## flow/config.mk

```make
export PLATFORM = sky130hd
export DESIGN_NAME = lpc10_speech_synthetizer
export DESIGN_NICKNAME = lpc10_speech_synthetizer
export VERILOG_FILES = /design/flow/design.v
export SDC_FILE = /design/flow/constraint.sdc
export NUM_CORES = 4
export LEC_CHECK = 0
export CAP_MARGIN = 20
export CORE_MARGIN = 2
export CORE_UTILIZATION = 71
export CTS_CLUSTER_SIZE = 36
export SETUP_SLACK_MARGIN = 3.48
export SLEW_MARGIN = 20
```

## flow/constraint.sdc

```tcl
create_clock -name core_clock -period 22.4 [get_ports {clk}]
set_input_delay 4.4800 -clock core_clock [delete_from_list [all_inputs] [get_ports {clk}]]
set_output_delay 4.4800 -clock core_clock [all_outputs]
set_load 0.01 [all_outputs]
```

## flow/design.v

```verilog
module lpc10_speech_synthetizer (
  input  wire              clk,         
  input  wire              reset,       
  input  wire              StartSpeak,
  input  wire              RomData,
  output wire [11:0]       RomAdr,
  output reg  signed [9:0] SampleData,
  output reg               Speaking
);
reg [5:0]  Cnt_8k;
reg [4:0]  CntSegment;
reg [7:0]  CntSample;
reg [11:0] RomAdrIn;
reg        Speak;
reg [3:0]  CodeEnergy;
reg        CodeRepeat;
reg [4:0]  CodePitch;
reg [17:0] CodeK1K4;    
reg [20:0] CodeK5K10;   
wire GetEnergy, GetRepeat, GetPitch, GetK1K4, GetK5K10, ReadRom;
wire Silence, LastFrame, NoK5K10;
function signed [9:0] TabChirp(input [5:0] i);
  case (i)
    0: TabChirp = 0;    1: TabChirp = 42;   2: TabChirp = -44;  3: TabChirp = 50;
    4: TabChirp = -78;  5: TabChirp = 18;   6: TabChirp = 37;   7: TabChirp = 20;
    8: TabChirp = 2;    9: TabChirp = -31;  10: TabChirp = -59; 11: TabChirp = 2;
    12: TabChirp = 95;  13: TabChirp = 90;  14: TabChirp = 5;   15: TabChirp = 15;
    16: TabChirp = 38;  17: TabChirp = -4;  18: TabChirp = -91; 19: TabChirp = -91;
    20: TabChirp = -42; 21: TabChirp = -35; 22: TabChirp = -36; 23: TabChirp = -4;
    24: TabChirp = 37;  25: TabChirp = 43;  26: TabChirp = 34;  27: TabChirp = 33;
    28: TabChirp = 15;  29: TabChirp = -1;  30: TabChirp = -8;  31: TabChirp = -18;
    32: TabChirp = -19; 33: TabChirp = -17; 34: TabChirp = -9;  35: TabChirp = -10;
    36: TabChirp = -6;  37: TabChirp = 0;   38: TabChirp = 3;   39: TabChirp = 2;
    40: TabChirp = 1;
    default: TabChirp = 0;
  endcase
endfunction
function signed [9:0] TabEnergy(input [3:0] i);
  case (i)
    0: TabEnergy = 0;   1: TabEnergy = 0;   2: TabEnergy = 1;   3: TabEnergy = 1;
    4: TabEnergy = 2;   5: TabEnergy = 3;   6: TabEnergy = 5;   7: TabEnergy = 7;
    8: TabEnergy = 10;  9: TabEnergy = 15;  10: TabEnergy = 21; 11: TabEnergy = 30;
    12: TabEnergy = 43; 13: TabEnergy = 61; 14: TabEnergy = 86; default: TabEnergy = 0;
  endcase
endfunction
function signed [9:0] TabPitch(input [4:0] i);
  case (i)
    0: TabPitch = 0;    1: TabPitch = 41;   2: TabPitch = 43;   3: TabPitch = 45;
    4: TabPitch = 47;   5: TabPitch = 49;   6: TabPitch = 51;   7: TabPitch = 53;
    8: TabPitch = 55;   9: TabPitch = 58;   10: TabPitch = 60;  11: TabPitch = 63;
    12: TabPitch = 66;  13: TabPitch = 70;  14: TabPitch = 73;  15: TabPitch = 76;
    16: TabPitch = 79;  17: TabPitch = 83;  18: TabPitch = 87;  19: TabPitch = 90;
    20: TabPitch = 94;  21: TabPitch = 99;  22: TabPitch = 103; 23: TabPitch = 107;
    24: TabPitch = 112; 25: TabPitch = 118; 26: TabPitch = 123; 27: TabPitch = 129;
    28: TabPitch = 134; 29: TabPitch = 141; 30: TabPitch = 147; default: TabPitch = 153;
  endcase
endfunction
function signed [9:0] TabK1(input [4:0] i);
  case (i)
    0: TabK1 = -501;  1: TabK1 = -497;  2: TabK1 = -493;  3: TabK1 = -488;
    4: TabK1 = -480;  5: TabK1 = -471;  6: TabK1 = -460;  7: TabK1 = -446;
    8: TabK1 = -427;  9: TabK1 = -405;  10: TabK1 = -378; 11: TabK1 = -344;
    12: TabK1 = -305; 13: TabK1 = -259; 14: TabK1 = -206; 15: TabK1 = -148;
    16: TabK1 = -86;  17: TabK1 = -21;  18: TabK1 = 45;   19: TabK1 = 110;
    20: TabK1 = 171;  21: TabK1 = 227;  22: TabK1 = 277;  23: TabK1 = 320;
    24: TabK1 = 357;  25: TabK1 = 388;  26: TabK1 = 413;  27: TabK1 = 434;
    28: TabK1 = 451;  29: TabK1 = 464;  30: TabK1 = 474;  default: TabK1 = 482;
  endcase
endfunction
function signed [9:0] TabK2(input [4:0] i);
  case (i)
    0: TabK2 = -349;  1: TabK2 = -328;  2: TabK2 = -305;  3: TabK2 = -280;
    4: TabK2 = -252;  5: TabK2 = -223;  6: TabK2 = -192;  7: TabK2 = -158;
    8: TabK2 = -124;  9: TabK2 = -88;   10: TabK2 = -51;  11: TabK2 = -14;
    12: TabK2 = 23;   13: TabK2 = 60;   14: TabK2 = 97;   15: TabK2 = 133;
    16: TabK2 = 167;  17: TabK2 = 199;  18: TabK2 = 230;  19: TabK2 = 259;
    20: TabK2 = 286;  21: TabK2 = 310;  22: TabK2 = 333;  23: TabK2 = 354;
    24: TabK2 = 372;  25: TabK2 = 389;  26: TabK2 = 404;  27: TabK2 = 417;
    28: TabK2 = 429;  29: TabK2 = 439;  30: TabK2 = 449;  default: TabK2 = 490;
  endcase
endfunction
function signed [9:0] TabK3(input [3:0] i);
  case (i)
    0: TabK3 = -397;  1: TabK3 = -365;  2: TabK3 = -327;  3: TabK3 = -282;
    4: TabK3 = -229;  5: TabK3 = -170;  6: TabK3 = -104;  7: TabK3 = -36;
    8: TabK3 = 35;    9: TabK3 = 104;   10: TabK3 = 169;  11: TabK3 = 228;
    12: TabK3 = 281;  13: TabK3 = 326;  14: TabK3 = 364;  default: TabK3 = 396;
  endcase
endfunction
function signed [9:0] TabK4(input [3:0] i);
  case (i)
    0: TabK4 = -373;  1: TabK4 = -334;  2: TabK4 = -293;  3: TabK4 = -245;
    4: TabK4 = -191;  5: TabK4 = -131;  6: TabK4 = -67;   7: TabK4 = -1;
    8: TabK4 = 64;    9: TabK4 = 128;   10: TabK4 = 188;  11: TabK4 = 243;
    12: TabK4 = 291;  13: TabK4 = 332;  14: TabK4 = 367;  default: TabK4 = 397;
  endcase
endfunction
function signed [9:0] TabK5(input [3:0] i);
  case (i)
    0: TabK5 = -319;  1: TabK5 = -286;  2: TabK5 = -250;  3: TabK5 = -211;
    4: TabK5 = -168;  5: TabK5 = -122;  6: TabK5 = -74;   7: TabK5 = -25;
    8: TabK5 = 24;    9: TabK5 = 73;    10: TabK5 = 121;  11: TabK5 = 167;
    12: TabK5 = 210;  13: TabK5 = 249;  14: TabK5 = 285;  default: TabK5 = 319;
  endcase
endfunction
function signed [9:0] TabK6(input [3:0] i);
  case (i)
    0: TabK6 = -290;  1: TabK6 = -252;  2: TabK6 = -209;  3: TabK6 = -163;
    4: TabK6 = -114;  5: TabK6 = -62;   6: TabK6 = -9;    7: TabK6 = 44;
    8: TabK6 = 97;    9: TabK6 = 147;   10: TabK6 = 194;  11: TabK6 = 239;
    12: TabK6 = 278;  13: TabK6 = 313;  14: TabK6 = 344;  default: TabK6 = 371;
  endcase
endfunction
function signed [9:0] TabK7(input [3:0] i);
  case (i)
    0: TabK7 = -291;  1: TabK7 = -256;  2: TabK7 = -216;  3: TabK7 = -174;
    4: TabK7 = -128;  5: TabK7 = -80;   6: TabK7 = -31;   7: TabK7 = 19;
    8: TabK7 = 69;    9: TabK7 = 117;   10: TabK7 = 163;  11: TabK7 = 206;
    12: TabK7 = 246;  13: TabK7 = 283;  14: TabK7 = 316;  default: TabK7 = 345;
  endcase
endfunction
function signed [9:0] TabK8(input [2:0] i);
  case (i)
    0: TabK8 = -219;  1: TabK8 = -133;  2: TabK8 = -38;   3: TabK8 = 59;
    4: TabK8 = 152;   5: TabK8 = 235;   6: TabK8 = 305;   default: TabK8 = 361;
  endcase
endfunction
function signed [9:0] TabK9(input [2:0] i);
  case (i)
    0: TabK9 = -225;  1: TabK9 = -157;  2: TabK9 = -82;   3: TabK9 = -3;
    4: TabK9 = 76;    5: TabK9 = 151;   6: TabK9 = 220;   default: TabK9 = 280;
  endcase
endfunction
function signed [9:0] TabK10(input [2:0] i);
  case (i)
    0: TabK10 = -179; 1: TabK10 = -122; 2: TabK10 = -61;  3: TabK10 = 1;
    4: TabK10 = 63;   5: TabK10 = 123;  6: TabK10 = 179;  default: TabK10 = 231;
  endcase
endfunction
reg signed [9:0] ET, PT, K1T, K2T, K3T, K4T, K5T, K6T, K7T, K8T, K9T, K10T;
reg signed [9:0] EC, PC, K1C, K2C, K3C, K4C, K5C, K6C, K7C, K8C, K9C, K10C;
reg signed [9:0] X1C, X2C, X3C, X4C, X5C, X6C, X7C, X8C, X9C, X10C;
reg signed [9:0] Valeur;
reg signed [9:0] KBus;
reg signed [9:0] XBus;
reg signed [9:0] YNext;
wire signed [18:0] Operation1;
wire signed [18:0] Operation2;
wire signed [18:0] Operation3;
wire signed [18:0] Operation4;
reg [12:0] GPA;
reg        NoiseOn;
reg [7:0]  PitchCnt;
wire signed [19:0] ValeurEC;
wire signed [9:0]  YStart;
assign RomAdr = RomAdrIn;
assign GetEnergy = (CntSample == 8'd0) && (Cnt_8k < 6'd4);
assign Silence   = (CodeEnergy == 4'b0000);
assign LastFrame = (CodeEnergy == 4'b1111);
assign NoK5K10   = (CodePitch  == 5'b00000);
assign GetRepeat = (CntSample == 8'd0) && (Cnt_8k == 6'd4) && !Silence && !LastFrame;
assign GetPitch  = (CntSample == 8'd0) && (Cnt_8k >= 6'd5) && (Cnt_8k < 6'd10) && !Silence && !LastFrame;
assign GetK1K4   = (CntSample == 8'd0) && (Cnt_8k >= 6'd11) && (Cnt_8k < 6'd29) && !Silence && !LastFrame && !CodeRepeat;
assign GetK5K10  = (CntSample == 8'd0) && (Cnt_8k >= 6'd30) && (Cnt_8k < 6'd51) && !Silence && !LastFrame && !CodeRepeat && !NoK5K10;
assign ReadRom = GetEnergy || GetRepeat || GetPitch || GetK1K4 || GetK5K10;
assign Operation1 = KBus * XBus;
assign Operation2 = YNext - (Operation1 / 19'sd512);
assign Operation3 = KBus * Operation2;
assign Operation4 = XBus + (Operation3 / 19'sd512);
assign ValeurEC = Valeur * EC;
assign YStart   = ValeurEC / 20'sd64;
always @* begin
  case (Cnt_8k)
    6'd2:  KBus = K10C;
    6'd3:  KBus = K9C;
    6'd4:  KBus = K8C;
    6'd5:  KBus = K7C;
    6'd6:  KBus = K6C;
    6'd7:  KBus = K5C;
    6'd8:  KBus = K4C;
    6'd9:  KBus = K3C;
    6'd10: KBus = K2C;
    6'd11: KBus = K1C;
    default: KBus = 10'sd0;
  endcase
  case (Cnt_8k)
    6'd2:  XBus = X10C;
    6'd3:  XBus = X9C;
    6'd4:  XBus = X8C;
    6'd5:  XBus = X7C;
    6'd6:  XBus = X6C;
    6'd7:  XBus = X5C;
    6'd8:  XBus = X4C;
    6'd9:  XBus = X3C;
    6'd10: XBus = X2C;
    6'd11: XBus = X1C;
    default: XBus = 10'sd0;
  endcase
end
always @(posedge clk) begin
  if (reset) begin
    Cnt_8k     <= 6'd0;
    CntSegment <= 5'd0;
    CntSample  <= 8'd0;
    RomAdrIn   <= 12'd1;
    Speak      <= 1'b0;
    Speaking   <= 1'b0;
    CodeEnergy <= 4'd0;
    CodeRepeat <= 1'b0;
    CodePitch  <= 5'd0;
    CodeK1K4   <= 18'd0;
    CodeK5K10  <= 21'd0;
    ET <= 0; PT <= 0; K1T <= 0; K2T <= 0; K3T <= 0; K4T <= 0;
    K5T <= 0; K6T <= 0; K7T <= 0; K8T <= 0; K9T <= 0; K10T <= 0;
    EC <= 0; PC <= 0; K1C <= 0; K2C <= 0; K3C <= 0; K4C <= 0;
    K5C <= 0; K6C <= 0; K7C <= 0; K8C <= 0; K9C <= 0; K10C <= 0;
    X1C <= 0; X2C <= 0; X3C <= 0; X4C <= 0; X5C <= 0;
    X6C <= 0; X7C <= 0; X8C <= 0; X9C <= 0; X10C <= 0;
    Valeur     <= 0;
    YNext      <= 0;
    SampleData <= 0;
    GPA        <= 13'b0000001101001;
    NoiseOn    <= 1'b1;
    PitchCnt   <= 8'd0;
  end else begin
    if (Speak && StartSpeak) begin
      Cnt_8k <= Cnt_8k + 6'd1;
      if (Cnt_8k == 6'b111111) begin
        if (CntSegment == 5'b10111)
          CntSegment <= 5'd0;
        else
          CntSegment <= CntSegment + 5'd1;
        if (CntSample == 8'b11000111)
          CntSample <= 8'd0;
        else
          CntSample <= CntSample + 8'd1;
      end
      if (GetEnergy) CodeEnergy <= {CodeEnergy[2:0], RomData};
      if (GetRepeat) CodeRepeat <= RomData;
      if (GetPitch)  CodePitch  <= {CodePitch[3:0], RomData};
      if (GetK1K4)   CodeK1K4   <= {CodeK1K4[16:0], RomData};
      if (GetK5K10)  CodeK5K10  <= {CodeK5K10[19:0], RomData};
      if (ReadRom) RomAdrIn <= RomAdrIn + 12'd1;
      if ((CntSample == 8'b11000111) && (Cnt_8k == 6'b111111) && LastFrame) begin
        Speak    <= 1'b0;
        Speaking <= 1'b0;
      end else begin
        Speaking <= 1'b1;
      end
    end else begin
      Cnt_8k     <= 6'd0;
      CntSegment <= 5'd0;
      CntSample  <= 8'd0;
      RomAdrIn   <= 12'd1;
      NoiseOn    <= 1'b1;
      if (!StartSpeak) Speak <= 1'b1;
    end
    if (Cnt_8k == 6'b111110) begin
      ET <= TabEnergy(CodeEnergy);
      if (Silence || LastFrame)
        PT <= 0;
      else
        PT <= TabPitch(CodePitch);
      if (Silence || LastFrame) begin
        K1T <= 0; K2T <= 0; K3T <= 0; K4T <= 0;
      end else begin
        K1T <= TabK1(CodeK1K4[17:13]);
        K2T <= TabK2(CodeK1K4[12:8]);
        K3T <= TabK3(CodeK1K4[7:4]);
        K4T <= TabK4(CodeK1K4[3:0]);
      end
      if (Silence || LastFrame || NoK5K10) begin
        K5T <= 0; K6T <= 0; K7T <= 0; K8T <= 0; K9T <= 0; K10T <= 0;
      end else begin
        K5T  <= TabK5(CodeK5K10[20:17]);
        K6T  <= TabK6(CodeK5K10[16:13]);
        K7T  <= TabK7(CodeK5K10[12:9]);
        K8T  <= TabK8(CodeK5K10[8:6]);
        K9T  <= TabK9(CodeK5K10[5:3]);
        K10T <= TabK10(CodeK5K10[2:0]);
      end
    end
    if ((CntSegment == 5'd0) && (Cnt_8k == 6'b111111)) begin
      EC   <= ET;
      PC   <= PT;
      K1C  <= K1T;
      K2C  <= K2T;
      K3C  <= K3T;
      K4C  <= K4T;
      K5C  <= K5T;
      K6C  <= K6T;
      K7C  <= K7T;
      K8C  <= K8T;
      K9C  <= K9T;
      K10C <= K10T;
      NoiseOn <= (PC == 0);
    end
    if (Cnt_8k == 6'd0) begin
      if (EC == 0)
        Valeur <= 0;
      else if (NoiseOn) begin
        if (GPA[0])
          Valeur <= -10'sd64;
        else
          Valeur <= 10'sd64;
      end else begin
        if (PitchCnt > 8'd50)
          Valeur <= 0;    
        else
          Valeur <= TabChirp(PitchCnt[5:0]);
      end
      if (PC == 0)
        PitchCnt <= 8'd0;
      else if ($signed({1'b0, PitchCnt}) < PC)
        PitchCnt <= PitchCnt + 8'd1;
      else
        PitchCnt <= 8'd0;
    end
    if (Cnt_8k < 6'b010100)
      GPA <= {GPA[12] ^ GPA[10] ^ GPA[9] ^ GPA[0], GPA[12:1]};
    case (Cnt_8k)
      6'd1: YNext <= YStart;
      6'd2, 6'd3, 6'd4, 6'd5, 6'd6, 6'd7, 6'd8, 6'd9, 6'd10, 6'd11:
        YNext <= Operation2[9:0];
      default: ;
    endcase
    case (Cnt_8k)
      6'd3:  X10C <= Operation4[9:0];
      6'd4:  X9C  <= Operation4[9:0];
      6'd5:  X8C  <= Operation4[9:0];
      6'd6:  X7C  <= Operation4[9:0];
      6'd7:  X6C  <= Operation4[9:0];
      6'd8:  X5C  <= Operation4[9:0];
      6'd9:  X4C  <= Operation4[9:0];
      6'd10: X3C  <= Operation4[9:0];
      6'd11: X2C  <= Operation4[9:0];
      6'd12: X1C  <= Operation2[9:0];
      default: ;
    endcase
    if (Cnt_8k == 6'b001111)
      SampleData <= X1C;
  end
end
endmodule
```

## flow/run.sh

```bash
#!/bin/bash
# the make line also repeats each setting of config.mk as NAME=value (left out here)
make -C /OpenROAD-flow-scripts/flow DESIGN_CONFIG=/design/flow/config.mk WORK_HOME=/design/flow/orfs CLKGATE_MAP_FILE= finish
```

==> results of run 1 <==
[cell type report]
class / count / area [um^2] / area share
clock buffers: 77 / 1630 / 0.0428
repair buffers: 59 / 526 / 0.0138
well taps: 672 / 841 / 0.0221
flip-flops and latches: 544 / 10900 / 0.286
clock inverters: 27 / 424 / 0.0111
inverters: 432 / 1620 / 0.0426
multi-input cells: 3087 / 22100 / 0.582
[per-layer routing]
layer	up-vias	wire (um)	GRT usage
li1	14100	-	-
met1	14100	37000	0.457
met5	-	0	0
met4	0	4260	0.157
met2	1084	40300	0.545
met3	219	6230	0.0461
[per-stage QoR]
step / hold slack [ns] / power (uW) / setup slack (ns)
detailed placement: 0.443 / 1030 / 3.66
global route: 0.433 / 2080 / 3.49
finish: 0.419 / 2030 / 4.34
CTS: 0.415 / 2030 / 3.55
global placement: 0.439 / 1030 / 4.18
floorplan: 0.431 / 1020 / 6.14
==> summary.txt, run 1 <==
Notes on the physical design

The transition time of the tightest slew-check pin is 1.18 ns. The number of warnings in the stage logs is 97. In the final layout, the fill cell count is 3,735. The number of gates resized after cts is 0. Counting every sink on the clock net gives 544. In the routed design, unresolved DRC markers number 0. The prevailing logic family in the synthesized netlist is adder cells. The proportion of synthesized area in mux cells is 0.0196. For reference, the placement row count at floorplan is 82. In this run, placement finished with an instance count of 4,793. The HPWL after detailed placement is 62,600 um. In this run the remaining antenna-violating nets after routing total 0. Synthesis produced a netlist with a net count of 4,806. The cell occurring most often along the worst timing path is fa_1. The repair_antennas step left the layout with diodes totalling 0. The run finished with no timing, DRC or antenna violations. The sequential-to-total area share from yosys stat is 0.306. The H-tree level count is 2. The area growth from synthesis to layout is 7.07%.

The core occupancy in the finished layout is 0.765. Of the total synthesized cell area, the portion taken by XOR and XNOR cells is 0.0303. Per the synthesis report, the AND-OR/OR-AND share of the synthesized area is 0.160. Of the total synthesized cell area, the portion taken by AND, OR, NAND and NOR gates is 0.188. The leakage power total is 0.0161 uW. The synthesized instance count is 4,313.

Of the total power, the clock network draws 0.502. Per the synthesis report, the dominant area consumer among library cells is dfxtp_1. The setup TNS after final layout is 0 ns. The capture point of the worst reg-to-reg path is X7C[8]$_SDFFE_PP0N_.

In this run, synthesis inferred 0 flip-flops with an integrated enable. The synthesized area is 35,600 um^2. The largest fanout on the critical path is 18. Synthesis inferred 544 register bits. The final timing summary puts the cycle share of the worst path at 0.806. The initial antenna violation count came to 0.

The synthesis stats list as the most numerous cell nand2_1. The critical path depth in cells is 63. The data arrival time of the critical path is 18.50 ns. Warnings reported by Yosys during synthesis add up to 1.

The cell count in the Yosys report is 4,313. The power of the sequential group is 971 uW. After synthesis, the share of flip-flops with an asynchronous set or reset is 0.

The first global-routing pass estimated 145,000 um of wire. The timing report shows that the slowest cell on the worst path is fa_1. The max-cap violation count is 0. Looking at the setup timing report, the critical path kind is flip-flop to flip-flop. The final global-route overflow total is 0. The number of DRC markers after the initial detailed-route iteration is 2,728.

The dominant register cell is dfxtp_1. According to the hold report, the worst path is of the flip-flop to flip-flop type. The final number of max-transition violations is 0.

IR analysis of the VDD net gives a maximum drop of 0.0929 mV. The first element of the critical path is Cnt_8k[1]$_SDFF_PP0_. The count of cells along the worst hold path is 2. The unique cell type count in the Yosys netlist is 93. The internal power summed over all cells is 1590 uW. The global-route usage over all layers is 0.339. The overall die area is 51,900 um^2.

The maximum clock rate is 0.0554 GHz. After routing the design area is 38,100 um^2. The share of total power dissipated in combinational logic is 0.019. The detailed router reported a total wirelength of 87,800 um. By count the netlist is led by 574 x nand2_1, 556 x nor2_1, 544 x dfxtp_1, 423 x inv_1, 363 x a21oi_1. CTS reports a maximum clock tree buffer depth of 3. The insertion delay of the later-clocked pin in the worst-skew pair is 0.63 ns. Per the timing report, the most critical flop-to-flop path originates at Cnt_8k[1]$_SDFF_PP0_. TritonCTS built the clock tree.

The total I/O pin count is 27. At the floorplan stage, the core utilization is reported as 0.715. The register-to-register setup slack is 4.34 ns.

STA puts the critical path data required time at 22.84 ns. The clock network power reported by the tool is 1020 uW. The switching component of the power was reported as 434 uW. The via count of the first global-routing pass came to 28,200. The share of synthesized area in the top cell type comes to 0.306. The number of buffers added for setup after CTS is 0. STA classifies the critical path endpoint as a flip-flop. Ranked by total cell area, the synthesized netlist is headed by dfxtp_1 31%, fa_1 13%, ha_1 8.9%. The count of placed standard cells in the final layout, fillers left out is 4,898. The net switching fraction of the power is 0.214.

The maximum single-stage delay on the critical path is 0.54 ns. The count of buffers added on input and output ports is 26. The combinational logic power is 38.5 uW. The power report attributes to the sequential group a share of 0.479.

The report lists the power per cell area as 53.2 nW/um^2. Looking at the group totals, the largest power group turns out to be clock. The number of vias per cell after detailed routing is 6.01. In the final report, the number of hold violations comes to 0. The terminating pin of the worst hold path is K10C[8]$_SDFFE_PP0P_.

CTS placed an instance of clkbuf_16 at the clock tree root. The worst-case reg-to-reg path depth is 63. After detailed placement, the total cell area comes to 36,000 um^2. The average cell area after synthesis is 8.25 um^2.

Per the gpl log, the routability congestion estimate is 0.956. The number of CTS-inserted buffers is 55. The detailed router placed 29,400 vias in this run. The worst setup path is launched from a flip-flop. The tightest slew margin relative to the limit is 0.208.

In this run, the synthesized area fraction spent on adder and majority cells is recorded as 0.222. The die is 228 um tall. Clock skew on the completed layout was measured at 0.0491 ns. In this run the worst setup path terminates at X7C[8]$_SDFFE_PP0N_.

The critical path buffer and inverter count is 8. The origin of the worst min-delay path is K10T[8]$_SDFFE_PP0N_. Per the detail_route report, routed wire per instance is 17.9 um. After layout, the minimum clock period comes to 18.06 ns.

The maximum number of pins on one net before global-route repair is 104. The floorplan step defined a core boundary enclosing 49,800 um^2. For reference, the clock transition at the flip-flops on the worst setup and hold paths is 0.06 ns. In the log, the iteration count for the first detailed-route pass is 8.

Setup repair after global routing left no endpoint under its margin. The horizontal die dimension reported for this design is 228 um. The total of endpoints with negative setup slack in the final report is 0. On the critical path the largest part of the delay comes from adder cells. The finished design was reported to have a net count of 4,672. The area reported by Yosys stat is 35,600 um^2.

The report puts the hold buffer count at CTS at 0.
==> inputs of run 2 (changes only) <==
- ABC_AREA: unset -> 0
- CAP_MARGIN: 20 -> 5
- CORE_ASPECT_RATIO: unset -> 0.82
- CORE_UTILIZATION: 71 -> 66
- CTS_CLUSTER_SIZE: 36 -> 24
- GPL_TIMING_DRIVEN: unset -> 0
- MAX_ROUTING_LAYER: unset -> met4
- MIN_ROUTING_LAYER: unset -> met1
- PLACE_DENSITY_LB_ADDON: unset -> 0.01
- SETUP_SLACK_MARGIN: 3.48 -> unset
- clock period: 22.4 -> 15.0 ns (I/O delays scaled with it)
==> run 2 against run 1 <==
  * Now fails the layout checks on negative setup slack
  * Core utilization increased by 1.0 points
  * Critical path depth grew 2
  * Die area grew 7.5%
  * Sequential power grew 49%
  * Hold slack improved by 0.024 ns
==> summary.txt, run 2 <==
Notes on the physical design

The buffer depth of the longest clock path is 3 (unchanged). The worst path setup slack after routing is -1.46 ns (was 4.34 ns). Unrepaired setup endpoints after global routing: true (was false). The via count of the first global-routing pass is 30,000 (was 28,200). The data arrival time of the critical path is 16.95 ns (was 18.50 ns). The core occupancy in the finished layout is 0.775 (was 0.765). The combinational fraction of design power is 0.032 (was 0.019).

The vertical extent of the die is 214 um (was 228 um). The routed via count is 32,100 (was 29,400). The final number of max-transition violations is 0 (unchanged). The fraction of post-synthesis cell area in the top cell type by area is 0.306 (unchanged). The power consumed by the clock network is 1390 uW (was 1020 uW).

The net switching fraction of the power is 0.225 (was 0.214). The capture point of the worst reg-to-reg path is X3C[8]$_SDFFE_PP0N_ (was X7C[8]$_SDFFE_PP0N_). The final global-route overflow total is 0 (unchanged).

The clock root buffer is clkbuf_16 (unchanged). The origin of the worst min-delay path is K1T[2]$_SDFFE_PP0N_ (was K10T[8]$_SDFFE_PP0N_). The number of DRC markers after the initial detailed-route iteration is 3,863 (was 2,728). The cell type group with the largest total delay on the critical path is adder cells (unchanged). The count of cells along the worst hold path is 2 (unchanged). The sequential-to-total area share from yosys stat is 0.306 (unchanged). The transition time of the tightest slew-check pin is 1.21 ns (was 1.18 ns). The placement-stage cell area is 37,000 um^2 (was 36,000 um^2). The setup TNS after final layout came to -63.19 ns (was 0 ns).

The total power consumption of the routed design came to 2930 uW (was 2030 uW). The unique cell type count in the Yosys netlist is 93 (unchanged). The leakage power total was 0.0174 uW (was 0.0161 uW). The post-synthesis xor/xnor area fraction was 0.0303 (unchanged). The maximum single-stage delay on the critical path is 0.55 ns (was 0.54 ns). The reg-to-reg critical path startpoint is Cnt_8k[0]$_SDFF_PP0_ (was Cnt_8k[1]$_SDFF_PP0_). The number of vias per cell after detailed routing is 6.08 (was 6.01). The tightest slew margin relative to the limit is 0.192 (was 0.208). The prevailing logic family in the synthesized netlist is adder cells (unchanged). The final instance area is 41,500 um^2 (was 38,100 um^2). The path category of the worst min-delay check is flip-flop to flip-flop (unchanged). The clock edge transition at the registers on the reported setup and hold paths is 0.07 ns (was 0.06 ns). The number of clock sinks is 544 (unchanged). The die span in x is 260 um (was 228 um). The cell count in the Yosys report is 4,313 (unchanged).

The area overhead of the layout relative to synthesis is 16.8% (was 7.07%). The library cell contributing the largest single delay on the critical path is fa_1 (unchanged). The classification of the worst setup path is flip-flop to flip-flop (unchanged). The synthesized instance count is 4,313 (unchanged).

The power share of the sequential group is 0.495 (was 0.479). The post-synthesis async set-or-reset flop share is 0 (unchanged). The dominant register cell is dfxtp_1 (unchanged). The number of placement rows is 77 (was 82). The proportion of synthesized area in mux cells is 0.0196 (unchanged). The count of antenna diodes in the layout is 0 (unchanged). The average cell area after synthesis is 8.25 um^2 (unchanged). The overall die area is 55,800 um^2 (was 51,900 um^2).

The number of warnings in the stage logs is 95 (was 97). The critical path depth in cells is 65 (was 63). The insertion delay of the later-clocked pin in the worst-skew pair is 0.63 ns (about the same). The combinational logic power is 93.6 uW (was 38.5 uW). The required arrival time at the worst endpoint is 15.50 ns (was 22.84 ns). The terminating pin of the worst hold path is K1C[2]$_SDFFE_PP0P_ (was K10C[8]$_SDFFE_PP0P_). The antenna violation net count after detailed routing is 0 (unchanged). The critical path endpoint category is a flip-flop (unchanged). The amount of wire on met3 after detailed routing was 13,100 um (was 6230 um). The number of hold violations in the final report is 0 (unchanged).

The post-detailed-routing wire length is 111,000 um (was 87,800 um). The global-route usage over all layers is 0.398 (was 0.339). The count of port buffers added during placement is 26 (unchanged). The share of total power in the clock network is 0.473 (was 0.502). The compound-gate portion of the synthesized area is 0.160 (unchanged).

The adder-cell share of the synthesized area is 0.222 (unchanged). The synthesized area came to 35,600 um^2 (unchanged). The H-tree level count is 2 (unchanged). The core box area is 53,600 um^2 (was 49,800 um^2). The simple-gate portion of the synthesized area was 0.188 (unchanged). The met1 layer wirelength in the final routing is 46,600 um (was 37,000 um). The first element of the critical path is Cnt_8k[0]$_SDFF_PP0_ (was Cnt_8k[1]$_SDFF_PP0_). The hold buffer count at CTS came to 0 (unchanged). The floorplan core density came to 0.664 (was 0.715). The first-pass GRT wire length was 169,000 um (was 145,000 um). The length of the first detailed-routing pass in iterations was 6 (was 8). The final estimated routing congestion in global placement came to 1.00 (was 0.956). The setup clock skew after layout came to 0.0577 ns (was 0.0491 ns). The flop and latch count out of synthesis was 544 (unchanged). The detailed-route wire length per cell is 21.0 um (was 17.9 um). The TritonCTS clock tree is built (unchanged). The number of CTS-inserted buffers is 53 (was 55). The startpoint type of the worst setup path is a flip-flop (unchanged). The power density normalized to cell area is 70.6 nW/um^2 (was 53.2 nW/um^2).

The detailed-placement wirelength estimate is 78,700 um (was 62,600 um). Outcome: finished with violations (was complete, no violations). The share of the clock period used by the worst path was 1.10 (was 0.806). The clock period minus worst slack was 16.46 ns (was 18.06 ns). The net count of the finished layout is 5,017 (was 4,672). The routed length on met2 is 46,400 um (was 40,300 um). In this run the layout check failures are negative setup slack. The net count after synthesis is 4,806 (unchanged).

Main area contributors: dfxtp_1 31%, fa_1 13%, ha_1 8.9% (unchanged). The max-cap violation count came to 0 (unchanged). The total I/O pin count came to 27 (unchanged). The area reported by Yosys stat is 35,600 um^2 (unchanged).

The power of the sequential group is 1450 uW (was 971 uW). The largest fanout on the critical path is 10 (was 18). The total of endpoints with negative setup slack in the final report is 81 (was 0).

The post-detailed-route DRC marker count is 0 (unchanged). The initial antenna violation count was 1 (was 0). The worst-case reg-to-reg path depth came to 65 (was 63).

The number of flops mapped to enable cells by yosys is 0 (unchanged). The yosys synthesis warning count is 1 (unchanged). The highest metal layer used by the detailed router is met4 (unchanged). The register-to-register setup slack is -1.46 ns (was 4.34 ns).

The most frequent cell after synthesis is nand2_1 (unchanged). The critical path buffer and inverter count was 11 (was 8). The highest-power group is registers (was clock). The maximum vdd drop is 0.0954 mV (was 0.0929 mV). The leading area contributor after synthesis is dfxtp_1 (unchanged). The maximum number of pins on one net before global-route repair came to 16 (was 104). Ranking of synthesized cells by instance count: 574 x nand2_1, 556 x nor2_1, 544 x dfxtp_1, 423 x inv_1, 363 x a21oi_1 (unchanged). The cell occurring most often along the worst timing path is fa_1 (unchanged).

The capturing element of the worst setup path is X3C[8]$_SDFFE_PP0N_ (was X7C[8]$_SDFFE_PP0N_). The internal power summed over all cells is 2270 uW (was 1590 uW). The maximum clock rate is 0.0608 GHz (was 0.0554 GHz). The power spent charging and discharging nets is 661 uW (was 434 uW).
## run 2: what timing repair did
item / CTS / global route
setup endpoints to repair: 90 / 90
setup buffers: 96 / 52
pin swaps: 92 / 90
gates cloned: 3 / 2
gates resized: 257 / 159
## run 2: final cells by class
type	instances	area (um^2)
buffer	235	1280
clock buffer	77	1530
clock inverter	18	279
fill	3813	12000
inverter	432	1660
multi-input combinational	3088	23400
sequential	544	10900
tap	711	890
timing repair buffer	170	1550
## run 2: stage by stage
| stage | instances | worst slack, ns | hold slack, ns |
|---|---|---|---|
| after floorplan | 4313 | 0.0229 | 0.431 |
| after global placement | 5050 | -3.36 | 0.440 |
| after detailed placement | 5051 | -3.13 | 0.446 |
| after CTS | 5233 | -0.944 | 0.441 |
| after global routing | 5275 | -1.81 | 0.468 |
| final | 5275 | -1.46 | 0.442 |
## run 2: layer usage
metal  vias up  global-route usage
met5         -                   -
met4         0               0.142
met1     15300               0.564
li1      14800                   -
met3       320              0.0874
met2      1740               0.560
==> inputs of run 3 (changes only) <==
- CELL_PAD_IN_SITES_GLOBAL_PLACEMENT: unset -> 2
- CORE_ASPECT_RATIO: 0.82 -> 0.74
- CORE_MARGIN: 2 -> 5
- CORE_UTILIZATION: 66 -> 49
- CTS_CLUSTER_SIZE: 24 -> unset
- GPL_ROUTABILITY_DRIVEN: unset -> 0
- GPL_TIMING_DRIVEN: 0 -> 1
- HOLD_SLACK_MARGIN: unset -> -0.07
- MAX_ROUTING_LAYER: met4 -> met5
- PLACE_DENSITY_LB_ADDON: 0.01 -> 0.0
- SLEW_MARGIN: 20 -> 35
- clock period: 15.0 -> 25.0 ns (I/O delays scaled with it)
==> run 3 against run 2 <==
  * Now clean on timing, DRC and antenna
  * Maximum frequency is 12% lower
  * Area after synthesis stayed put
  * Setup slack better by 7.8 ns
  * Power is 39% lower
  * Critical path type unchanged
  * Largest cell class unchanged
  * Largest power group is now clock
==> summary.txt, run 3 <==
Notes on the physical design

Outcome: complete, no violations (was finished with violations). The net switching fraction of the power came to 0.215 (was 0.225). The max-cap violation count is 0 (unchanged). The share of total power in the clock network is 0.493 (was 0.473). The path category of the worst min-delay check was flip-flop to flip-flop (unchanged).

The yosys synthesis warning count is 1 (unchanged). The power spent charging and discharging nets is 384 uW (was 661 uW). The fraction of post-synthesis cell area in the top cell type by area is 0.306 (unchanged).

The vertical extent of the die is 242 um (was 214 um). The number of buffers added for setup after CTS is 0 (was 96). The number of placement rows came to 85 (was 77). The startpoint type of the worst setup path is a flip-flop (unchanged).

The detailed-placement wirelength estimate is 71,000 um (was 78,700 um). The detailed-route wire length per cell came to 18.9 um (was 21.0 um). The number of gates resized after cts is 0 (was 257). The final global-route overflow total came to 0 (unchanged).

The post-detailed-route DRC marker count is 0 (unchanged). The unique cell type count in the Yosys netlist is 93 (unchanged). The maximum clock rate was 0.0536 GHz (was 0.0608 GHz). The insertion delay of the later-clocked pin in the worst-skew pair is 0.63 ns (about the same). The number of flops mapped to enable cells by yosys was 0 (unchanged). The worst-case reg-to-reg path depth is 62 (was 65). The largest fanout on the critical path came to 24 (was 10). The flop and latch count out of synthesis came to 544 (unchanged). The power consumed by the clock network is 882 uW (was 1390 uW). The proportion of synthesized area in mux cells is 0.0196 (unchanged). The number of warnings in the stage logs is 97 (was 95).

The number of vias per cell after detailed routing came to 5.53 (was 6.08). The area reported by Yosys stat came to 35,600 um^2 (unchanged). The sequential-to-total area share from yosys stat came to 0.306 (unchanged).

The clock root buffer was clkbuf_16 (unchanged). The global-route usage over all layers is 0.249 (was 0.398). The number of CTS-inserted buffers is 55 (was 53). The length of the first detailed-routing pass in iterations is 6 (unchanged).

The origin of the worst min-delay path is K9T[2]$_SDFFE_PP0N_ (was K1T[2]$_SDFFE_PP0N_). The critical path endpoint category is a flip-flop (unchanged). The classification of the worst setup path is flip-flop to flip-flop (unchanged). The prevailing logic family in the synthesized netlist is adder cells (unchanged).

The compound-gate portion of the synthesized area is 0.160 (unchanged). The required arrival time at the worst endpoint is 25.50 ns (was 15.50 ns). The count of antenna diodes in the layout is 0 (unchanged). The H-tree level count is 2 (unchanged). The post-synthesis xor/xnor area fraction is 0.0303 (unchanged). The setup clock skew after layout was 0.0403 ns (was 0.0577 ns).

The post-detailed-routing wire length is 98,200 um (was 111,000 um). The share of the clock period used by the worst path is 0.747 (was 1.10). The power of the sequential group is 870 uW (was 1450 uW). The tightest slew margin relative to the limit is 0.368 (was 0.192). The floorplan core density came to 0.492 (was 0.664). The maximum number of pins on one net before global-route repair came to 204 (was 16). Main area contributors: dfxtp_1 31%, fa_1 13%, ha_1 8.9% (unchanged). The combinational logic power came to 36.6 uW (was 93.6 uW).

The TritonCTS clock tree was built (unchanged). The capture point of the worst reg-to-reg path is X9C[8]$_SDFFE_PP0N_ (was X3C[8]$_SDFFE_PP0N_). The number of clock sinks is 544 (unchanged). The via count of the first global-routing pass came to 27,300 (was 30,000).

The dominant register cell is dfxtp_1 (unchanged). The clock period minus worst slack is 18.66 ns (was 16.46 ns). The initial antenna violation count is 0 (was 1).

The leakage power total is 0.0162 uW (was 0.0174 uW). The net count after synthesis is 4,806 (unchanged). The count of cells along the worst hold path is 2 (unchanged).

The register-to-register setup slack is 6.34 ns (was -1.46 ns). The cell occurring most often along the worst timing path is fa_1 (unchanged). The transition time of the tightest slew-check pin is 0.947 ns (was 1.21 ns). The routed via count is 28,700 (was 32,100). The synthesized instance count is 4,313 (unchanged). The adder-cell share of the synthesized area is 0.222 (unchanged).

The antenna violation net count after detailed routing is 0 (unchanged). The internal power summed over all cells is 1400 uW (was 2270 uW). The reg-to-reg critical path startpoint is Cnt_8k[0]$_SDFF_PP0_ (unchanged).

The first-pass GRT wire length was 158,000 um (was 169,000 um). The overall die area came to 78,100 um^2 (was 55,800 um^2). The post-synthesis async set-or-reset flop share is 0 (unchanged). The die span in x is 323 um (was 260 um).

The average cell area after synthesis is 8.25 um^2 (unchanged). The combinational fraction of design power is 0.020 (was 0.032). The area overhead of the layout relative to synthesis is 8.37% (was 16.8%).

The cell count in the Yosys report is 4,313 (unchanged). The number of hold violations in the final report was 0 (unchanged). The count of port buffers added during placement is 26 (unchanged). The simple-gate portion of the synthesized area came to 0.188 (unchanged).

The critical path depth in cells is 62 (was 65). The leading area contributor after synthesis was dfxtp_1 (unchanged). The total of endpoints with negative setup slack in the final report is 0 (was 81). Unrepaired setup endpoints after global routing: false (was true). The capturing element of the worst setup path is X9C[8]$_SDFFE_PP0N_ (was X3C[8]$_SDFFE_PP0N_). The filler cell count in the final layout was 6,976 (was 3,813).

The maximum single-stage delay on the critical path is 0.68 ns (was 0.55 ns). The cell type group with the largest total delay on the critical path is adder cells (unchanged). The final hold slack is 0.432 ns (was 0.442 ns). The buffer depth of the longest clock path came to 3 (unchanged). The power share of the sequential group is 0.487 (was 0.495). The highest-power group is clock (was registers). The library cell contributing the largest single delay on the critical path is nand2b_1 (was fa_1). The maximum vdd drop is 0.0521 mV (was 0.0954 mV).

The clock edge transition at the registers on the reported setup and hold paths is 0.06 ns (was 0.07 ns). The data arrival time of the critical path is 19.16 ns (was 16.95 ns). The net count of the finished layout came to 4,690 (was 5,017). The power density normalized to cell area was 46.4 nW/um^2 (was 70.6 nW/um^2). The critical path buffer and inverter count is 7 (was 11). The most frequent cell after synthesis is nand2_1 (unchanged). The total I/O pin count came to 27 (unchanged). The final number of max-transition violations came to 0 (unchanged). The terminating pin of the worst hold path is K9C[2]$_SDFFE_PP0P_ (was K1C[2]$_SDFFE_PP0P_).

The setup TNS after final layout is 0 ns (was -63.19 ns). The synthesized area is 35,600 um^2 (unchanged). Ranking of synthesized cells by instance count: 574 x nand2_1, 556 x nor2_1, 544 x dfxtp_1, 423 x inv_1, 363 x a21oi_1 (unchanged). The first element of the critical path is Cnt_8k[0]$_SDFF_PP0_ (unchanged).

The hold buffer count at CTS is 0 (unchanged). The core box area is 72,300 um^2 (was 53,600 um^2). The number of DRC markers after the initial detailed-route iteration is 2,437 (was 3,863).
==> run 3: metal layers <==
layer,vias to the layer above,global-route usage,part of all wire
li1,14100,-,-
met1,13800,0.398,0.51
met2,752,0.352,0.41
met3,86,0.0451,0.068
met4,0,0.0433,0.015
met5,-,0,0
==> run 3: stage by stage <==
| stage | util | instance area, um^2 | total power [uW] | setup slack [ns] | cells |
|---|---|---|---|---|---|
| after CTS | 0.532 | 38500 | 1810 | 6.52 | 5195 |
| after floorplan | - | 35600 | 914 | 8.74 | 4313 |
| after detailed placement | 0.505 | 36500 | 925 | 6.56 | 5096 |
| after global routing | 0.533 | 38500 | 1850 | 5.18 | 5196 |
| final | 0.533 | 38500 | 1790 | 6.34 | 5196 |
| after global placement | 0.504 | 36500 | 925 | 6.91 | 5096 |
==> run 3: final cells by class <==
type | count | area (um^2) | area share
Timing Repair Buffer | 77 | 701 | 0.0182
Sequential cell | 544 | 10900 | 0.283
Clock buffer | 81 | 1650 | 0.0427
Inverter | 432 | 1620 | 0.0421
Clock inverter | 18 | 307 | 0.00795
Multi-Input combinational cell | 3087 | 22200 | 0.575
Tap cell | 957 | 1200 | 0.0311
==> inputs of run 4 (changes only) <==
- ABC_AREA: 0 -> 1
- CAP_MARGIN: 5 -> 40
- CELL_PAD_IN_SITES_GLOBAL_PLACEMENT: 2 -> 3
- CORE_ASPECT_RATIO: 0.74 -> unset
- CORE_MARGIN: 5 -> 2
- CORE_UTILIZATION: 49 -> 19
- CTS_CLUSTER_DIAMETER: unset -> 261
- GPL_TIMING_DRIVEN: 1 -> unset
- HOLD_SLACK_MARGIN: -0.07 -> 0.17
- MAX_ROUTING_LAYER: met5 -> met4
- PLACE_DENSITY_LB_ADDON: 0.0 -> 0.28
- SLEW_MARGIN: 35 -> 20
==> run 4 against run 3 <==
  * Final cell count rose by 44%
  * Combinational power rose by 82%
  * Sequential cell count did not move
  * Clock skew fell by 0.011 ns
  * Critical path depth rose by 15
  * Register-to-register slack improved by 0.87 ns
  * Area after synthesis rose by 2.5%
  * Non-clock buffer count rose by 18
  * Global-route usage fell by 12 points
  * Synthesized cell count rose by 15%
  * Sequential power barely moved
  * Setup slack improved by 0.87 ns
  * Critical path type unchanged
  * Critical endpoint is now X6C[8]$_SDFFE_PP0N_
==> summary.txt, run 4 <==
Notes on the physical design

Outcome: complete, no violations (unchanged). The setup clock skew after layout is 0.0290 ns (was 0.0403 ns). The count of port buffers added during placement is 26 (unchanged). The capturing element of the worst setup path is X6C[8]$_SDFFE_PP0N_ (was X9C[8]$_SDFFE_PP0N_). The count of cells along the worst hold path is 2 (unchanged). Ranking of synthesized cells by instance count: 884 x nand2_1, 880 x inv_1, 544 x dfxtp_1, 527 x nor2_1, 369 x o21ai_0 (was 574 x nand2_1, 556 x nor2_1, 544 x dfxtp_1, 423 x inv_1, 363 x a21oi_1). The reg-to-reg critical path startpoint is Cnt_8k[1]$_SDFF_PP0_ (was Cnt_8k[0]$_SDFF_PP0_).

The routed via count was 30,400 (was 28,700). The critical path depth in cells is 77 (was 62). The post-detailed-routing wire length is 121,000 um (was 98,200 um). The combinational logic power came to 66.7 uW (was 36.6 uW).

The vertical extent of the die is 442 um (was 242 um). The library cell contributing the largest single delay on the critical path is clkinv_1 (was nand2b_1). The overall die area is 195,000 um^2 (was 78,100 um^2). The via count of the first global-routing pass came to 31,400 (was 27,300). The flop and latch count out of synthesis is 544 (unchanged). The core occupancy in the finished layout came to 0.221 (was 0.533).

The synthesized area is 36,500 um^2 (was 35,600 um^2). The worst path setup slack after routing is 7.20 ns (was 6.34 ns). The length of the first detailed-routing pass in iterations is 5 (was 6). The fraction of post-synthesis cell area in the top cell type by area is 0.299 (was 0.306). The first-pass GRT wire length is 190,000 um (was 158,000 um). The number of gates resized after cts came to 0 (unchanged). The number of vias per cell after detailed routing came to 4.07 (was 5.53).

The hold buffer count at CTS came to 0 (unchanged). The register-to-register setup slack is 7.20 ns (was 6.34 ns). The net count after synthesis is 5,438 (was 4,806).

Main area contributors: dfxtp_1 30%, fa_1 13%, nand2_1 9.1% (was dfxtp_1 31%, fa_1 13%, ha_1 8.9%). The number of clock sinks is 544 (unchanged). The maximum vdd drop is 0.0588 mV (was 0.0521 mV). The total of endpoints with negative setup slack in the final report is 0 (unchanged). The terminating pin of the worst hold path is K7T[0]$_SDFFE_PP0N_ (was K9C[2]$_SDFFE_PP0P_).

The cell type group with the largest total delay on the critical path is adder cells (unchanged). The most frequent cell after synthesis is nand2_1 (unchanged). The setup TNS after final layout came to 0 ns (unchanged). The core box area is 190,000 um^2 (was 72,300 um^2).

Unrepaired setup endpoints after global routing: false (unchanged). The critical path endpoint category is a flip-flop (unchanged). The detailed-route wire length per cell is 16.1 um (was 18.9 um). The max-cap violation count came to 0 (unchanged). The leading area contributor after synthesis is dfxtp_1 (unchanged).

The post-detailed-route DRC marker count is 0 (unchanged). The clock edge transition at the registers on the reported setup and hold paths is 0.06 ns (about the same). The post-synthesis async set-or-reset flop share is 0 (unchanged).

The setup slack at placement came to 7.11 ns (was 6.56 ns). The simple-gate portion of the synthesized area is 0.196 (was 0.188). The proportion of synthesized area in mux cells is 0.000549 (was 0.0196). The adder-cell share of the synthesized area is 0.216 (was 0.222). The area reported by Yosys stat is 36,500 um^2 (was 35,600 um^2). The buffer depth of the longest clock path is 3 (unchanged). The insertion delay of the later-clocked pin in the worst-skew pair was 0.66 ns (was 0.63 ns). The capture point of the worst reg-to-reg path is X6C[8]$_SDFFE_PP0N_ (was X9C[8]$_SDFFE_PP0N_). The combinational fraction of design power is 0.033 (was 0.020). The clock period minus worst slack is 17.80 ns (was 18.66 ns). The share of total power in the clock network was 0.540 (was 0.493).

The number of CTS-inserted buffers is 74 (was 55). The floorplan core density is 0.192 (was 0.492). The critical path buffer and inverter count is 18 (was 7). The final number of max-transition violations is 0 (unchanged). The power share of the sequential group is 0.427 (was 0.487). The H-tree level count is 3 (was 2).

The power of the sequential group came to 872 uW (was 870 uW). The clock root buffer is clkbuf_16 (unchanged). The maximum clock rate is 0.0562 GHz (was 0.0536 GHz). The required arrival time at the worst endpoint is 25.61 ns (was 25.50 ns). The power density normalized to cell area is 48.5 nW/um^2 (was 46.4 nW/um^2). The post-synthesis xor/xnor area fraction is 0.0178 (was 0.0303).

The power spent charging and discharging nets is 487 uW (was 384 uW). The initial antenna violation count is 1 (was 0). The yosys synthesis warning count is 1 (unchanged). The data arrival time of the critical path came to 18.40 ns (was 19.16 ns). The average cell area after synthesis is 7.37 um^2 (was 8.25 um^2). The global-route usage over all layers is 0.127 (was 0.249). The share of the clock period used by the worst path is 0.712 (was 0.747).

The unique cell type count in the Yosys netlist came to 66 (was 93). The TritonCTS clock tree was built (unchanged). The area overhead of the layout relative to synthesis is 15.5% (was 8.37%). The number of placement rows is 160 (was 85). The maximum single-stage delay on the critical path is 0.78 ns (was 0.68 ns). The sequential-to-total area share from yosys stat is 0.299 (was 0.306). The transition time of the tightest slew-check pin was 0.855 ns (was 0.947 ns). The net count of the finished layout is 5,388 (was 4,690). The path category of the worst min-delay check is flip-flop to flip-flop (unchanged). The tightest slew margin relative to the limit is 0.416 (was 0.368). The synthesized instance count is 4,945 (was 4,313).

The startpoint type of the worst setup path is a flip-flop (unchanged). The compound-gate portion of the synthesized area is 0.151 (was 0.160). The dominant register cell is dfxtp_1 (unchanged). The number of warnings in the stage logs is 96 (was 97). The worst-case reg-to-reg path depth was 77 (was 62). The net switching fraction of the power is 0.239 (was 0.215). The highest-power group is clock (unchanged). The maximum number of pins on one net before global-route repair was 125 (was 204).

The number of hold violations in the final report is 0 (unchanged). The total I/O pin count is 27 (unchanged). The number of DRC markers after the initial detailed-route iteration is 1,511 (was 2,437). The classification of the worst setup path is flip-flop to flip-flop (unchanged). The detailed-placement wirelength estimate came to 89,700 um (was 71,000 um).

The largest fanout on the critical path is 29 (was 24). The prevailing logic family in the synthesized netlist is adder cells (unchanged). The antenna violation net count after detailed routing was 0 (unchanged).

The number of buffers added for setup after CTS is 0 (unchanged). The first element of the critical path is Cnt_8k[1]$_SDFF_PP0_ (was Cnt_8k[0]$_SDFF_PP0_). The leakage power total is 0.0195 uW (was 0.0162 uW).

The final global-route overflow total is 0 (unchanged). The cell occurring most often along the worst timing path is inv_1 (was fa_1). The die span in x is 442 um (was 323 um). The number of flops mapped to enable cells by yosys is 0 (unchanged). The internal power summed over all cells is 1550 uW (was 1400 uW). The power consumed by the clock network is 1100 uW (was 882 uW). The cell count in the Yosys report is 4,945 (was 4,313). The final hold slack is 0.440 ns (was 0.432 ns).
run 4: layout make-up:
cell class | instances | area, um^2
Fill cell | 21300 | 148000
Antenna cell | 2 | 5.00
Tap cell | 2511 | 3140
Sequential cell | 544 | 10900
Clock inverter | 26 | 293
Inverter | 921 | 3460
Timing Repair Buffer | 95 | 841
Multi-Input combinational cell | 3259 | 21200
Clock buffer | 110 | 2250
run 4: through the flow:
stage | cells | cell area [um^2] | power, uW
3_3_place_gp | 7318 | 39400 | 959
4_1_cts | 7465 | 42100 | 2090
6_report | 7468 | 42100 | 2040
5_1_grt | 7466 | 42100 | 2130
3_5_place_dp | 7329 | 39600 | 960
2_1_floorplan | 4945 | 36500 | 931
run 4: metal layers:
layer  up-vias  track usage  routed length (um)
met3       119       0.0142                2480
met5         -            -                   0
met2       241        0.206               55600
met4         0       0.0286                2210
li1      15600            -                   -
met1     14500        0.170               60200
==> inputs of run 5 (changes only) <==
- CAP_MARGIN: 40 -> 20
- CORE_MARGIN: 2 -> 5
- CORE_UTILIZATION: 19 -> 40
- CTS_CLUSTER_DIAMETER: 261 -> unset
- GPL_ROUTABILITY_DRIVEN: 0 -> unset
- HOLD_SLACK_MARGIN: 0.17 -> unset
- MAX_ROUTING_LAYER: met4 -> unset
- MIN_ROUTING_LAYER: met1 -> met2
- PLACE_DENSITY_LB_ADDON: 0.28 -> unset
==> run 5 against run 4 <==
  * Largest cell class unchanged
  * Combinational power is essentially flat
  * Still clean on timing, DRC and antenna
  * Cell area down 5.2%
  * Global-route usage rose by 20 points
  * Final cell count shrank 18%
  * Critical endpoint is now X9C[8]$_SDFFE_PP0N_
  * First-iteration DRC count grew to 3.7 times the previous value
  * Area after synthesis unchanged
  * Sequential cell count unchanged
  * Largest power group unchanged
  * Die area down 50%
  * Critical path depth fell by 4
==> summary.txt, run 5 <==
Notes on the physical design

Outcome: complete, no violations (unchanged). The startpoint type of the worst setup path is a flip-flop (unchanged). The number of warnings in the stage logs is 95 (was 96). The power density normalized to cell area is 48.8 nW/um^2 (was 48.5 nW/um^2). Unrepaired setup endpoints after global routing: false (unchanged).

The share of the clock period used by the worst path was 0.703 (was 0.712). The final instance area came to 39,900 um^2 (was 42,100 um^2). The floorplan core density is 0.404 (was 0.192). The highest-power group is clock (unchanged). The length of the first detailed-routing pass in iterations was 20 (was 5).

Ranking of synthesized cells by instance count: 884 x nand2_1, 880 x inv_1, 544 x dfxtp_1, 527 x nor2_1, 369 x o21ai_0 (unchanged). The maximum number of pins on one net before global-route repair was 90 (was 125). The final hold slack came to 0.437 ns (was 0.440 ns). The path category of the worst min-delay check is flip-flop to flip-flop (unchanged). The setup slack at placement is 7.77 ns (was 7.11 ns).

The power of the sequential group was 872 uW (about the same). The count of port buffers added during placement is 26 (unchanged). The register-to-register setup slack is 7.42 ns (was 7.20 ns). The internal power summed over all cells is 1490 uW (was 1550 uW). The area reported by Yosys stat is 36,500 um^2 (unchanged). The capturing element of the worst setup path is X9C[8]$_SDFFE_PP0N_ (was X6C[8]$_SDFFE_PP0N_). The final estimated routing congestion in global placement is 0.893. The core occupancy in the finished layout is 0.442 (was 0.221). The required arrival time at the worst endpoint was 25.58 ns (was 25.61 ns).

The reg-to-reg critical path startpoint is Cnt_8k[5]$_SDFF_PP0_ (was Cnt_8k[1]$_SDFF_PP0_). The number of vias per cell after detailed routing is 7.05 (was 4.07). The setup TNS after final layout is 0 ns (unchanged). The buffer depth of the longest clock path was 3 (unchanged). The number of clock sinks is 544 (unchanged). The routed via count is 42,900 (was 30,400).

The unique cell type count in the Yosys netlist is 66 (unchanged). The first-pass GRT wire length came to 170,000 um (was 190,000 um). The via count of the first global-routing pass is 46,300 (was 31,400). The cell occurring most often along the worst timing path is fa_1 (was inv_1). The synthesized instance count is 4,945 (unchanged).

The hold buffer count at CTS is 0 (unchanged). The simple-gate portion of the synthesized area is 0.196 (unchanged). The cell type group with the largest total delay on the critical path is adder cells (unchanged). The die span in x is 312 um (was 442 um). The filler cell count in the final layout is 9,503 (was 21,300). Main area contributors: dfxtp_1 30%, fa_1 13%, nand2_1 9.1% (unchanged). The count of antenna diodes in the layout is 0 (was 2). The number of placement rows is 110 (was 160). The final number of max-transition violations is 0 (unchanged). The tightest slew margin relative to the limit was 0.227 (was 0.416). The cell count in the Yosys report is 4,945 (unchanged). The adder-cell share of the synthesized area is 0.216 (unchanged). The proportion of synthesized area in mux cells is 0.000549 (unchanged).

The detailed-route wire length per cell is 17.6 um (was 16.1 um). The worst path setup slack after routing is 7.42 ns (was 7.20 ns). The power consumed by the clock network came to 1010 uW (was 1100 uW). The post-detailed-routing wire length is 107,000 um (was 121,000 um).

The flop and latch count out of synthesis is 544 (unchanged). The initial antenna violation count came to 0 (was 1). The worst-case reg-to-reg path depth came to 73 (was 77).

The max-cap violation count is 0 (unchanged). The post-synthesis xor/xnor area fraction is 0.0178 (unchanged). The global-route usage over all layers is 0.325 (was 0.127). The number of buffers added for setup after CTS is 0 (unchanged). The net switching fraction of the power came to 0.237 (was 0.239). The critical path buffer and inverter count is 15 (was 18).

The total I/O pin count is 27 (unchanged). The share of total power in the clock network is 0.518 (was 0.540). The clock edge transition at the registers on the reported setup and hold paths is 0.06 ns (about the same).

The H-tree level count is 3 (unchanged). The classification of the worst setup path is flip-flop to flip-flop (unchanged). The number of gates resized after cts was 0 (unchanged). The count of cells along the worst hold path is 2 (unchanged). The prevailing logic family in the synthesized netlist is adder cells (unchanged).

The net count of the finished layout is 5,354 (was 5,388). The fraction of post-synthesis cell area in the top cell type by area is 0.299 (unchanged). The placement-stage cell area is 37,600 um^2 (was 39,600 um^2). The critical path endpoint category is a flip-flop (unchanged).

The first element of the critical path is Cnt_8k[5]$_SDFF_PP0_ (was Cnt_8k[1]$_SDFF_PP0_). The final global-route overflow total was 0 (unchanged). The vertical extent of the die is 312 um (was 442 um). The clock root buffer is clkbuf_16 (unchanged).

The maximum vdd drop is 0.0489 mV (was 0.0588 mV). The library cell contributing the largest single delay on the critical path is nand3_2 (was clkinv_1). The capture point of the worst reg-to-reg path is X9C[8]$_SDFFE_PP0N_ (was X6C[8]$_SDFFE_PP0N_).

The leading area contributor after synthesis is dfxtp_1 (unchanged). The maximum single-stage delay on the critical path is 0.83 ns (was 0.78 ns). The number of flops mapped to enable cells by yosys came to 0 (unchanged). The most frequent cell after synthesis is nand2_1 (unchanged). The number of hold violations in the final report came to 0 (unchanged). The leakage power total came to 0.0192 uW (was 0.0195 uW). The critical path depth in cells is 73 (was 77). The combinational fraction of design power is 0.034 (was 0.033). The TritonCTS clock tree is built (unchanged). The power share of the sequential group is 0.448 (was 0.427). The synthesized area is 36,500 um^2 (unchanged). The overall die area is 97,300 um^2 (was 195,000 um^2). The insertion delay of the later-clocked pin in the worst-skew pair is 0.64 ns (was 0.66 ns).

The number of CTS-inserted buffers is 68 (was 74). The clock period minus worst slack was 17.58 ns (was 17.80 ns). The largest fanout on the critical path is 32 (was 29). The terminating pin of the worst hold path is K6T[4]$_SDFFE_PP0N_ (was K7T[0]$_SDFFE_PP0N_). The average cell area after synthesis was 7.37 um^2 (unchanged).

The dominant register cell is dfxtp_1 (unchanged). The maximum clock rate is 0.0569 GHz (was 0.0562 GHz). The sequential-to-total area share from yosys stat was 0.299 (unchanged). The area overhead of the layout relative to synthesis is 9.48% (was 15.5%). The data arrival time of the critical path was 18.16 ns (was 18.40 ns). The net count after synthesis is 5,438 (unchanged). The power spent charging and discharging nets is 461 uW (was 487 uW).

The post-detailed-route DRC marker count is 0 (unchanged). The detailed-placement wirelength estimate was 75,600 um (was 89,700 um). The total of endpoints with negative setup slack in the final report was 0 (unchanged). The post-synthesis async set-or-reset flop share is 0 (unchanged). The yosys synthesis warning count was 1 (unchanged). The compound-gate portion of the synthesized area is 0.151 (unchanged). The core box area came to 90,300 um^2 (was 190,000 um^2). The setup clock skew after layout came to 0.0321 ns (was 0.0290 ns). The transition time of the tightest slew-check pin was 1.16 ns (was 0.855 ns). The antenna violation net count after detailed routing is 0 (unchanged). The number of DRC markers after the initial detailed-route iteration was 5,596 (was 1,511). The combinational logic power is 66.4 uW (was 66.7 uW).
==> run 5: metal layers <==
metal  track usage  up-vias  wire (um)
met4        0.0462       17       6830
met2         0.384    10900      54500
li1              -    15300          -
met1             -    15800          0
met5        0.0642        -        609
met3         0.465      781      45200
==> run 5: final cells by class <==
cell class | instances | area, um^2 | share of cell area
repair buffers | 67 | 586 | 0.0147
multi-input cells | 3259 | 21200 | 0.532
inverters | 921 | 3460 | 0.0868
well taps | 1176 | 1470 | 0.0369
flip-flops and latches | 544 | 10900 | 0.273
clock buffers | 105 | 2060 | 0.0517
clock inverters | 16 | 200 | 0.00502
==> run 5: per-stage QoR <==
stage / total power, uW / instances
floorplan: 931 / 4945
global placement: 956 / 5967
detailed placement: 955 / 5967
CTS: 1960 / 6088
global route: 2010 / 6088
finish: 1950 / 6088
==> inputs of run 6 (changes only) <==
- ABC_AREA: 1 -> unset
- CELL_PAD_IN_SITES_GLOBAL_PLACEMENT: 3 -> unset
- CORE_ASPECT_RATIO: unset -> 0.5
- CORE_MARGIN: 5 -> 2
- CORE_UTILIZATION: 40 -> 72
- CTS_CLUSTER_SIZE: unset -> 82
- MIN_ROUTING_LAYER: met2 -> unset
- PLACE_DENSITY_LB_ADDON: unset -> 0.0
- SETUP_SLACK_MARGIN: unset -> 3.65
- TNS_END_PERCENT: unset -> 40
- clock period: 25.0 -> 12.7 ns (I/O delays scaled with it)
==> run 6 against run 5 <==
  * The layout now fails its checks (negative setup slack)
  * Critical path type unchanged
  * Power up 65%
  * Largest cell class unchanged
  * Via count down 26%
  * Clock power up about 40%
  * Die area down 47%
  * Non-clock buffer count up 367
  * Sequential share of layout area down 0.86 points
  * Critical endpoint is now X3C[8]$_SDFFE_PP0N_
  * Highest routed layer is now met4
==> summary.txt, run 6 <==
Notes on the physical design

The library cell contributing the largest single delay on the critical path is fa_1 (was nand3_2). The adder-cell share of the synthesized area came to 0.222 (was 0.216). The yosys synthesis warning count is 1 (unchanged). The data arrival time of the critical path is 16.12 ns (was 18.16 ns). The dominant register cell is dfxtp_1 (unchanged). The sequential-to-total area share from yosys stat came to 0.306 (was 0.299). The hold buffer count at CTS is 0 (unchanged). The combinational logic power came to 95.1 uW (was 66.4 uW). The die span in x is 318 um (was 312 um). The total I/O pin count is 27 (unchanged). Unrepaired setup endpoints after global routing: true (was false). The clock period minus worst slack is 15.66 ns (was 17.58 ns).

The clock edge transition at the registers on the reported setup and hold paths is 0.07 ns (was 0.06 ns). The final estimated routing congestion in global placement came to 0.990 (was 0.893). The worst path setup slack after routing was -2.96 ns (was 7.42 ns). The area reported by Yosys stat is 35,600 um^2 (was 36,500 um^2).

Main area contributors: dfxtp_1 31%, fa_1 13%, ha_1 8.9% (was dfxtp_1 30%, fa_1 13%, nand2_1 9.1%). Outcome: finished with violations (was complete, no violations). The critical path endpoint category was a flip-flop (unchanged). The antenna violation net count after detailed routing is 0 (unchanged). The initial antenna violation count is 0 (unchanged). The count of cells along the worst hold path is 2 (unchanged). The floorplan core density is 0.731 (was 0.404). The max-cap violation count came to 0 (unchanged). The average cell area after synthesis is 8.25 um^2 (was 7.37 um^2). The post-detailed-route DRC marker count is 0 (unchanged). The routed via count came to 32,000 (was 42,900). The count of antenna diodes in the layout is 0 (unchanged). The share of the clock period used by the worst path is 1.23 (was 0.703). The detailed-route wire length per cell is 19.4 um (was 17.6 um).

The detailed-placement wirelength estimate is 72,800 um (was 75,600 um). The prevailing logic family in the synthesized netlist is adder cells (unchanged). The worst-case reg-to-reg path depth was 67 (was 73). The reg-to-reg critical path startpoint is Cnt_8k[1]$_SDFF_PP0_ (was Cnt_8k[5]$_SDFF_PP0_). The leakage power total came to 0.0179 uW (was 0.0192 uW). The maximum number of pins on one net before global-route repair is 238 (was 90). Failing layout checks were recorded as negative setup slack.

The number of warnings in the stage logs is 98 (was 95). The number of clock sinks is 544 (unchanged). The buffer depth of the longest clock path came to 3 (unchanged). The number of placement rows was 57 (was 110). The flop and latch count out of synthesis is 544 (unchanged). The net count after synthesis came to 4,806 (was 5,438).

The final global-route overflow total is 0 (unchanged). The TritonCTS clock tree is built (unchanged). The internal power summed over all cells is 2490 uW (was 1490 uW).

The area overhead of the layout relative to synthesis was 16.0% (was 9.48%). The register-to-register setup slack was -2.96 ns (was 7.42 ns). The number of vias per cell after detailed routing is 6.11 (was 7.05). The via count of the first global-routing pass is 31,000 (was 46,300).

The vertical extent of the die is 161 um (was 312 um). The cell count in the Yosys report is 4,313 (was 4,945). The total of endpoints with negative setup slack in the final report was 90 (was 0). The post-synthesis async set-or-reset flop share is 0 (unchanged). The required arrival time at the worst endpoint is 13.16 ns (was 25.58 ns).

The share of total power in the clock network is 0.439 (was 0.518). The highest-power group is registers (was clock). The startpoint type of the worst setup path is a flip-flop (unchanged).

The number of hold violations in the final report is 0 (unchanged). The global-route usage over all layers is 0.388 (was 0.325). The insertion delay of the later-clocked pin in the worst-skew pair came to 0.61 ns (was 0.64 ns). The first-pass GRT wire length is 162,000 um (was 170,000 um).

The H-tree level count came to 2 (was 3). The compound-gate portion of the synthesized area came to 0.160 (was 0.151). The terminating pin of the worst hold path is EC[1]$_SDFFE_PP0P_ (was K6T[4]$_SDFFE_PP0N_).

The synthesized instance count came to 4,313 (was 4,945). In this run the most critical hold path is launched from ET[1]$_SDFFE_PP0N_. The unique cell type count in the Yosys netlist is 93 (was 66). The setup clock skew after layout is 0.0550 ns (was 0.0321 ns). The critical path depth in cells is 67 (was 73). The fraction of post-synthesis cell area in the top cell type by area was 0.306 (was 0.299).
==> run 6: final cells by class <==
| class | instances | area (um^2) |
|---|---|---|
| clock inverter | 14 | 155 |
| inverter | 432 | 1630 |
| multi-input combinational | 3088 | 22800 |
| fill | 2854 | 7380 |
| clock buffer | 65 | 1300 |
| sequential | 544 | 10900 |
| tap | 649 | 812 |
| timing repair buffer | 434 | 3620 |
==> run 6: per-stage QoR <==
| step | setup TNS (ns) | hold WS, ns | instance area, um^2 | std cells | total power (uW) |
|---|---|---|---|---|---|
| after floorplan | -138.89 | 0.431 | 36100 | 4313 | 1800 |
| after global placement | -190.00 | 0.438 | 39000 | 5109 | 1830 |
| after detailed placement | -219.28 | 0.445 | 39000 | 5109 | 1840 |
| after CTS | -189.45 | 0.433 | 40900 | 5211 | 3210 |
| after global routing | -257.31 | 0.466 | 41300 | 5226 | 3300 |
| final | -216.59 | 0.436 | 41300 | 5226 | 3220 |
==> run 6: timing repair <==
action,in CTS,in global routing
buffers inserted,18,13
resized,68,54
setup endpoints to repair,94,100
pin swaps,35,22
cloned,5,0
==> run 6: metal layers <==
metal  up-vias  routed length, um  global-route usage
li1      14800                  -                   -
met4         0               3590               0.129
met3       283              10300              0.0750
met5         -                  0                   0
met1     15200              41300               0.528
met2      1661              45900               0.629
No activity file was given, so power comes from the tool's default toggle rates.
